## lane 1
## apb_top
module apb_top #(
    parameter DATA_WD = 8,
    parameter ADDR_WD = 8 
) (
    input                         clk,
    input                         rst_n,
    input [DATA_WD + ADDR_WD : 0] cmd_in,
    input                         cmd_vld,
    output                        cmd_rdy,
    output                        read_vld,
    output [DATA_WD - 1 : 0]      read_data
);
    wire psel,penable,pwrite,pready;
    wire [DATA_WD - 1 : 0] pwdata;
    wire [ADDR_WD - 1 : 0] paddr;
    wire [DATA_WD - 1 : 0] prdata;
   apb_master  #(
              .DATA_WD(DATA_WD),
              .ADDR_WD(ADDR_WD)
            )u_apb_master(
              .clk(clk),
              .rst_n(rst_n),
              .cmd_in(cmd_in),
              .cmd_vld(cmd_vld),
              .prdata(prdata),
              .pready(pready),
              .cmd_rdy(cmd_rdy),
              .psel(psel),
              .penable(penable),
              .pwrite(pwrite),
              .paddr(paddr),
              .pwdata(pwdata),
              .read_vld(read_vld),
              .read_data(read_data)
            );
   apb_slave  #(
             .DATA_WD(DATA_WD),
             .ADDR_WD(ADDR_WD)
           )u_apb_slave(
             .clk(clk),
             .rst_n(rst_n),
             .psel(psel),
             .penable(penable),
             .pwrite(pwrite),
  ...
Size in the first run: roughly 3600 cells after synthesis, roughly 2100 flip-flops, roughly 79000 um^2 of cells after synthesis.
clock: 3.59 ns
lec_check: 0
cap_margin: 15
core_aspect_ratio: 1.53
core_margin: 2
core_utilization: 67
cts_cluster_diameter: 205
cts_cluster_size: 13
gpl_routability_driven: 0
gpl_timing_driven: 1
max_routing_layer: met5
setup_slack_margin: 0.05
slew_margin: 20
tns_end_percent: 70
run.sh (not shown) runs the stock make flow with config.mk's settings and CLKGATE_MAP_FILE=.
The layout from lane 1, despite a flow that completed every stage, fails the layout checks, with the failing checks listed as negative setup slack.
diff inputs: lane 1 => lane 2
- GPL_TIMING_DRIVEN: 1 -> unset
- CORE_UTILIZATION: 67 -> 72
- GPL_ROUTABILITY_DRIVEN: 0 -> unset
- CTS_CLUSTER_DIAMETER: 205 -> unset
- CAP_MARGIN: 15 -> 20
- TNS_END_PERCENT: 70 -> unset
- CORE_ASPECT_RATIO: 1.53 -> unset
- CTS_CLUSTER_SIZE: 13 -> unset
- SETUP_SLACK_MARGIN: 0.05 -> 1.16
- MAX_ROUTING_LAYER: met5 -> unset
- the clock period (ns, I/O delays scaled along): 3.59 -> 4.61
Lane 2 had finished all stages when the layout checks came back failing, citing negative setup slack. Going from lane 1 to lane 2, routed wire length grew by a few percent. The run showing the greater clock network power share is lane 2. Comparing lane 1 against lane 2, there is no change at all in post-synthesis cell type count.
The inputs of lane 3 differ from those of lane 2 as listed below.
- PLACE_DENSITY now 0.6, previously not set
- CORE_UTILIZATION now 24, was 72
- SETUP_SLACK_MARGIN no longer set, was 1.16
- the clock period (ns, I/O delays scaled along) now 5.96, was 4.61
## What came out
Placed instance count (lane 3 over lane 2): increase, 2902
Lane 3 completed end to end with timing, DRC and antenna clean.
Lane 3 — sequential power about 23% lower, lane 2 as reference
Re post-route fraction of the period consumed by the critical path: lane 2 was higher than lane 3.
Edits applied to the flow inputs when going from lane 3 to lane 4:
- changing PLACE_DENSITY from 0.6 to 0.95
- changing CORE_UTILIZATION from 24 to 72
- changing the clock period (ns, I/O delays scaled along) from 5.96 to 3.73
==> comparison <==
- Lane 3 finished all stages; the layout is clean.
- In the summary table, lane 4 is marked failed, with error ODB-0269 raised in 5_1_grt.
- [compare] base=lane 3 new=lane 4: area of the core now sits lower, area of the die now sits lower, initial core utilization now sits higher, post-cts sizing count now sits higher, number of standard-cell rows in the floorplan now sits lower.
- Compared with lane 3, lane 4 shows vertical die dimension lower by 240 um.
- What lane 4 reported for cell total after placement has to be multiplied by 1.5 to get the figure for lane 3.
Setup changes, lane 4 to lane 5
- changing CORE_UTILIZATION from 72 to 70
- removing PLACE_DENSITY (formerly 0.95)
- changing the clock period (ns, I/O delays scaled along) from 3.73 to 4.38
## What came out
Status lane 5: flow complete, layout not clean - negative setup slack
Die area | lane 5 > lane 4
Compared with lane 4, in lane 5 number of setup buffers added after CTS increased 20; weighted congestion at the end of routability-driven global placement went down.
From lane 4 to lane 5 the numbers moved as follows: area of the mapped netlist ~0 delta; post-placement worst setup slack saw an increase; post-detailed-placement cell area now sits lower.

---

Setup of build 16:
Starting RTL as in the previous note.
Design apb_top, start of the top module:
module apb_top #(
    parameter DATA_WD = 8,
    parameter ADDR_WD = 8 
) (
    input                         clk,
    input                         rst_n,
    input [DATA_WD + ADDR_WD : 0] cmd_in,
    input                         cmd_vld,
    output                        cmd_rdy,
    output                        read_vld,
    output [DATA_WD - 1 : 0]      read_data
);
make LEC_CHECK=0 ABC_AREA=1 CAP_MARGIN=15 CORE_ASPECT_RATIO=0.98 CORE_MARGIN=2 CORE_UTILIZATION=72 CTS_CLUSTER_DIAMETER=28 CTS_CLUSTER_SIZE=75 GPL_ROUTABILITY_DRIVEN=0 GPL_TIMING_DRIVEN=1 MAX_ROUTING_LAYER=met5 PLACE_DENSITY_LB_ADDON=0.01 SETUP_SLACK_MARGIN=1.05 SLEW_MARGIN=20 finish   # period 3.59 ns
Completing all stages was not enough for build 16: its layout failed the final checks because of negative setup slack.
What build 9 does differently from build 16 at the input level:
# build 16
export LEC_CHECK = 0
export ABC_AREA = 1
export CAP_MARGIN = 15
export CORE_ASPECT_RATIO = 0.98
export CORE_MARGIN = 2
export CORE_UTILIZATION = 72
export CTS_CLUSTER_DIAMETER = 28
export CTS_CLUSTER_SIZE = 75
export GPL_ROUTABILITY_DRIVEN = 0
export GPL_TIMING_DRIVEN = 1
export MAX_ROUTING_LAYER = met5
export PLACE_DENSITY_LB_ADDON = 0.01
export SETUP_SLACK_MARGIN = 1.05
export SLEW_MARGIN = 20
create_clock -name core_clock -period 3.59 [get_ports {clk}]
# build 9
export LEC_CHECK = 0
export CAP_MARGIN = 20
export CORE_MARGIN = 2
export CORE_UTILIZATION = 70
export CTS_CLUSTER_SIZE = 32
export SLEW_MARGIN = 20
create_clock -name core_clock -period 3.72 [get_ports {clk}]
## What came out
FAIL for each of build 16 and build 9
The flow completed for build 16, but it is not clean: the layout still shows negative setup slack.
Diff build 16 -> build 9: largest driver fanout on the critical path increased by 3 relative to the old numbers; total power draw decreased by 0.023 W relative to the old numbers; power per unit of standard cell area decreased by 20% relative to the old numbers.
From build 9 to build 16, total number of sequential cells did not move at all.
| post-route clock period utilization | lower: build 9 |
Comparing setup slack for build 16 and build 9, the smaller number came from build 16.
Build 9 vs build 16, total core area went down by about 5%.
| number of fillers in the final layout | lower: build 16 |
### build 9 -> build 40
# build 9
export LEC_CHECK = 0
export CAP_MARGIN = 20
export CORE_MARGIN = 2
export CORE_UTILIZATION = 70
export CTS_CLUSTER_SIZE = 32
export SLEW_MARGIN = 20
create_clock -name core_clock -period 3.72 [get_ports {clk}]
# build 40
export LEC_CHECK = 0
export ABC_AREA = 1
export CAP_MARGIN = 15
export CORE_ASPECT_RATIO = 1.04
export CORE_MARGIN = 2
export CORE_UTILIZATION = 72
export CTS_CLUSTER_SIZE = 75
export GPL_ROUTABILITY_DRIVEN = 0
export GPL_TIMING_DRIVEN = 1
export MAX_ROUTING_LAYER = met5
export PLACE_DENSITY_LB_ADDON = 0.01
export SETUP_SLACK_MARGIN = -0.2
export SLEW_MARGIN = 20
create_clock -name core_clock -period 3.51 [get_ports {clk}]
### Flow results
Of build 9 and build 40, not a single run came through the flow clean. Build 40 finished all stages; layout check result: FAIL, due to negative setup slack. NOTE: buffering overhead in build 40 falls short of that of build 9. Delta (build 40 minus build 9): utilization rose 0.97 points; synthesized cell count rose 4487; non-clock buffer total of the final layout fell 13%; post-layout worst setup margin rose 230 ps. | area after synthesis | lower: build 9 |. On critical path depth: between build 9 and build 40, it ends up lower for build 9. Proportion of power drawn by combinational gates: build 40 > build 9. Build 40 ended up with read_data[7] as its critical path capture point; build 9 ended up with read_data[6]. Global-route usage ends up lower on build 9. The lower number of gates resized after CTS of build 9 and build 40 is in build 40.
Edits applied to the flow inputs when going from build 40 to build 8:
# build 40
export LEC_CHECK = 0
export ABC_AREA = 1
export CAP_MARGIN = 15
export CORE_ASPECT_RATIO = 1.04
export CORE_MARGIN = 2
export CORE_UTILIZATION = 72
export CTS_CLUSTER_SIZE = 75
export GPL_ROUTABILITY_DRIVEN = 0
export GPL_TIMING_DRIVEN = 1
export MAX_ROUTING_LAYER = met5
export PLACE_DENSITY_LB_ADDON = 0.01
export SETUP_SLACK_MARGIN = -0.2
export SLEW_MARGIN = 20
create_clock -name core_clock -period 3.51 [get_ports {clk}]
# build 8
export LEC_CHECK = 0
export ABC_AREA = 1
export CAP_MARGIN = 20
export CORE_MARGIN = 2
export CORE_UTILIZATION = 72
export CTS_CLUSTER_SIZE = 10
export PLACE_DENSITY = 0.38
export SETUP_SLACK_MARGIN = 0.55
export SLEW_MARGIN = 20
create_clock -name core_clock -period 3.34 [get_ports {clk}]
Results
Worst slew margin relative to its limit came out lower on build 8 than on build 40.
Per the comparison of build 8 with build 40, wire length grew by 1.1%, finished layout cell area grew by about 2%.
Not one of build 40 and build 8 finished clean.
Build 40 finished all stages; layout check result: FAIL, due to negative setup slack.
Delta (build 8 minus build 40): minimum hold slack went up 23 ps, total design power saw an increase.

---

exp/pepper:
The RTL this note starts from:
==> flow/design.v <==
module apb_master #(
    parameter DATA_WD = 8,
    parameter ADDR_WD = 8
) (
    input                         clk,
    input                         rst_n,
    input [DATA_WD + ADDR_WD : 0] cmd_in,
    input                         cmd_vld,
    input [DATA_WD - 1 : 0]       prdata,
    input                         pready,
    output                        cmd_rdy,
    output                        psel,
    output                        penable,
    output                        pwrite,
    output [ADDR_WD - 1 : 0]      paddr,
    output [DATA_WD - 1 : 0]      pwdata,
    output                        read_vld,
    output [DATA_WD - 1 : 0]      read_data
);
localparam [1:0] IDLE = 2'b00;
localparam [1:0] SETUP = 2'b01;
localparam [1:0] ACCESS = 2'b11;
reg [1:0] state,next_state;
reg r_psel,r_penable;
assign psel = r_psel;
assign penable = r_penable;
reg [DATA_WD + ADDR_WD : 0] r_cmd_in;
wire cmd_fire;
assign cmd_fire = cmd_vld && cmd_rdy;
assign cmd_rdy = state == IDLE;
always @(posedge clk or negedge rst_n) begin
    if(!rst_n) begin
        state <= IDLE;
    end
    else begin
        state <= next_state;
    end
end
always @(*) begin
    case(state)
        IDLE: begin
            if(cmd_fire) begin
                next_state = SETUP;
            end
            else begin
                next_state = IDLE;
            end
        end
        SETUP: begin
            next_state = ACCESS;
        end
        ACCESS: begin
            if(pready) begin
                next_state = IDLE;
            end
            else begin
                next_state = ACCESS;
            end
        end
        default: begin
            next_state = IDLE;
        end
    endcase
end
always @(*) begin
    r_psel = 'b0;
    r_penable = 'b0;
    case(state)
        IDLE: begin
        end
        SETUP: begin
            r_psel = 1'b1;
        end
        ACCESS: begin
            r_psel = 1'b1;
            r_penable = 1'b1;
        end
        default: begin
        end
    endcase
end
always @(posedge clk or negedge rst_n) begin
    if(!rst_n) begin
        r_cmd_in <= 'b0;
    end
    else if(cmd_fire) begin
        r_cmd_in <= cmd_in;
    end
end
assign paddr  = r_cmd_in[DATA_WD + ADDR_WD - 1 : DATA_WD];
assign pwdata = r_cmd_in[DATA_WD - 1 : 0];
assign pwrite = r_cmd_in[DATA_WD + ADDR_WD];
assign read_data = prdata;
assign read_vld = ~pwrite && pready;
endmodule
module apb_slave #(
    parameter DATA_WD = 8,
    parameter ADDR_WD = 8 
) (
    input                    clk,
    input                    rst_n,
    input                    psel,
    input                    penable,
    input                    pwrite,
    input  [ADDR_WD - 1 : 0] paddr,
    input  [DATA_WD - 1 : 0] pwdata,
    output [DATA_WD - 1 : 0] prdata,
    output                   pready
);
localparam ADDR_MAX = (1 << ADDR_WD);
reg [DATA_WD - 1 : 0] mem [ADDR_MAX - 1 : 0];
localparam [1:0] IDLE = 2'b00;
localparam [1:0] SETUP = 2'b01;
localparam [1:0] ACCESS = 2'b11; 
reg [1:0] state,next_state;
wire apb_fire;
assign apb_fire = psel && penable && pready;
always @(posedge clk or negedge rst_n) begin
    if(!rst_n) begin
        state <= IDLE;
    end
    else begin
        state <= next_state;
    end
end
always @(*) begin
    case(state) 
        IDLE: begin
            if(psel) begin
                next_state = SETUP;
            end
            else begin
                next_state = IDLE;
            end
        end
        SETUP: begin
            next_state = ACCESS;
        end
        ACCESS: begin
            if(!pready) begin
                next_state = ACCESS;
            end
            else if(psel) begin
                next_state = SETUP;
            end
            else begin
                next_state = IDLE;
            end
        end
        default: begin
            next_state = IDLE;
        end
    endcase
end
reg r_pready;
assign pready = r_pready;
always @(*) begin
    case(state)
        IDLE: begin
            r_pready = 1'b0;            
        end 
        SETUP: begin
            r_pready = 1'b0;            
        end
        ACCESS: begin
            if(psel && penable) begin
                r_pready = 1'b1;
            end
            else begin
                r_pready = 1'b0;
            end
        end
        default: begin
            r_pready = 1'b0;
        end
    endcase
end
always @(posedge clk) begin
    if(apb_fire && pwrite) begin
        mem[paddr] <= pwdata;
    end
end
assign prdata = mem[paddr];
endmodule
module apb_top #(
    parameter DATA_WD = 8,
    parameter ADDR_WD = 8 
) (
    input                         clk,
    input                         rst_n,
    input [DATA_WD + ADDR_WD : 0] cmd_in,
    input                         cmd_vld,
    output                        cmd_rdy,
    output                        read_vld,
    output [DATA_WD - 1 : 0]      read_data
);
    wire psel,penable,pwrite,pready;
    wire [DATA_WD - 1 : 0] pwdata;
    wire [ADDR_WD - 1 : 0] paddr;
    wire [DATA_WD - 1 : 0] prdata;
   apb_master  #(
              .DATA_WD(DATA_WD),
              .ADDR_WD(ADDR_WD)
            )u_apb_master(
              .clk(clk),
              .rst_n(rst_n),
              .cmd_in(cmd_in),
              .cmd_vld(cmd_vld),
              .prdata(prdata),
              .pready(pready),
              .cmd_rdy(cmd_rdy),
              .psel(psel),
              .penable(penable),
              .pwrite(pwrite),
              .paddr(paddr),
              .pwdata(pwdata),
              .read_vld(read_vld),
              .read_data(read_data)
            );
   apb_slave  #(
             .DATA_WD(DATA_WD),
             .ADDR_WD(ADDR_WD)
           )u_apb_slave(
             .clk(clk),
             .rst_n(rst_n),
             .psel(psel),
             .penable(penable),
             .pwrite(pwrite),
             .paddr(paddr),
             .pwdata(pwdata),
             .prdata(prdata),
             .pready(pready)
           );
endmodule
export LEC_CHECK = 0
export CAP_MARGIN = 20
export CORE_MARGIN = 2
export CORE_UTILIZATION = 70
export CTS_CLUSTER_SIZE = 37
export SLEW_MARGIN = 20
create_clock -name core_clock -period 3.68 [get_ports {clk}]
exp/pepper had finished all stages when the layout checks came back failing, citing setup timing.
The following lists how exp/willow was set up differently from exp/pepper:
diff --git a/flow/config.mk b/flow/config.mk
--- a/flow/config.mk
+++ b/flow/config.mk
@@ -8,5 +8,6 @@
 export CAP_MARGIN = 20
 export CORE_MARGIN = 2
-export CORE_UTILIZATION = 70
-export CTS_CLUSTER_SIZE = 37
+export CORE_UTILIZATION = 45
+export PLACE_DENSITY = 0.6
+export SETUP_SLACK_MARGIN = -0.4
 export SLEW_MARGIN = 20
==> flow/constraint.sdc <==
create_clock -name core_clock -period 5.96 [get_ports {clk}]
set_input_delay 1.1920 -clock core_clock [delete_from_list [all_inputs] [get_ports {clk}]]
set_output_delay 1.1920 -clock core_clock [all_outputs]
set_load 0.01 [all_outputs]
[summary]
[exp/willow] flow finished | final checks: failed | reasons: setup timing. Summary of exp/willow over exp/pepper: setup slack has increased; combinational power now sits lower; final core area utilization saw a decrease; cell area power density decreased about 37%. Lower sequential power among exp/willow and exp/pepper: exp/willow. Total power, exp/willow and exp/pepper: higher on exp/pepper.
The following lists how exp/xenon was set up differently from exp/willow:
==> flow/config.mk <==
export PLATFORM = sky130hd
export DESIGN_NAME = apb_top
export DESIGN_NICKNAME = apb_top
export VERILOG_FILES = /design/flow/design.v
export SDC_FILE = /design/flow/constraint.sdc
export NUM_CORES = 4
export LEC_CHECK = 0
export ABC_AREA = 0
export CAP_MARGIN = 10
export CORE_MARGIN = 2
export CORE_UTILIZATION = 72
export CTS_CLUSTER_DIAMETER = 352
export SETUP_SLACK_MARGIN = 0.85
export SLEW_MARGIN = 20
export TNS_END_PERCENT = 5
==> flow/constraint.sdc <==
create_clock -name core_clock -period 3.36 [get_ports {clk}]
set_input_delay 0.6720 -clock core_clock [delete_from_list [all_inputs] [get_ports {clk}]]
set_output_delay 0.6720 -clock core_clock [all_outputs]
set_load 0.01 [all_outputs]
Findings:
- Looking at the logs for exp/willow and exp/xenon, the single run that did not finish was exp/xenon.
- exp/willow finished all stages; layout check result: FAIL, due to setup timing.
- The lower starting density of the core of exp/willow and exp/xenon is in exp/willow.
- Post-synth area from yosys stat: exp/willow vs exp/xenon identical
- Relative to exp/willow, half-perimeter wire length after placement has gone up in exp/xenon.
- Compared with exp/willow, in exp/xenon setup slack at placement down 1.71 ns, die size dropped about 37%, standard cell core area saw a decrease.
- Looking at chip width, exp/xenon sits 21% below exp/willow.
- Y dimension of the die in exp/xenon vs exp/willow: down 21%
[inputs] exp/lagoon vs exp/xenon
diff --git a/flow/config.mk b/flow/config.mk
--- a/flow/config.mk
+++ b/flow/config.mk
@@ -11,5 +11,4 @@
 export CORE_UTILIZATION = 72
 export CTS_CLUSTER_DIAMETER = 352
-export SETUP_SLACK_MARGIN = 0.85
+export SETUP_SLACK_MARGIN = -0.33
 export SLEW_MARGIN = 20
-export TNS_END_PERCENT = 5
[summary]
- Total cell area reported by yosys after synthesis: exp/xenon vs exp/lagoon identical
- The flow ran to completion for all of exp/xenon and exp/lagoon but exp/xenon, which stopped partway.
- exp/lagoon -> stages 100% | layout checks FAIL | setup timing
- The log for exp/xenon ends in 4_1_cts with error DPL-0033, so the run never completed.
- Diff exp/xenon -> exp/lagoon: basic-gate share of the synthesized area counting and, or, nand and nor cells saw little to no change, aoi/oai-family share of the synthesized area has remained practically unchanged, share of synthesized area spent on multiplexers roughly the same, area after synthesis roughly the same, area inside the core boundary held.
No activity file was given, so power comes from the tool's default toggle rates.
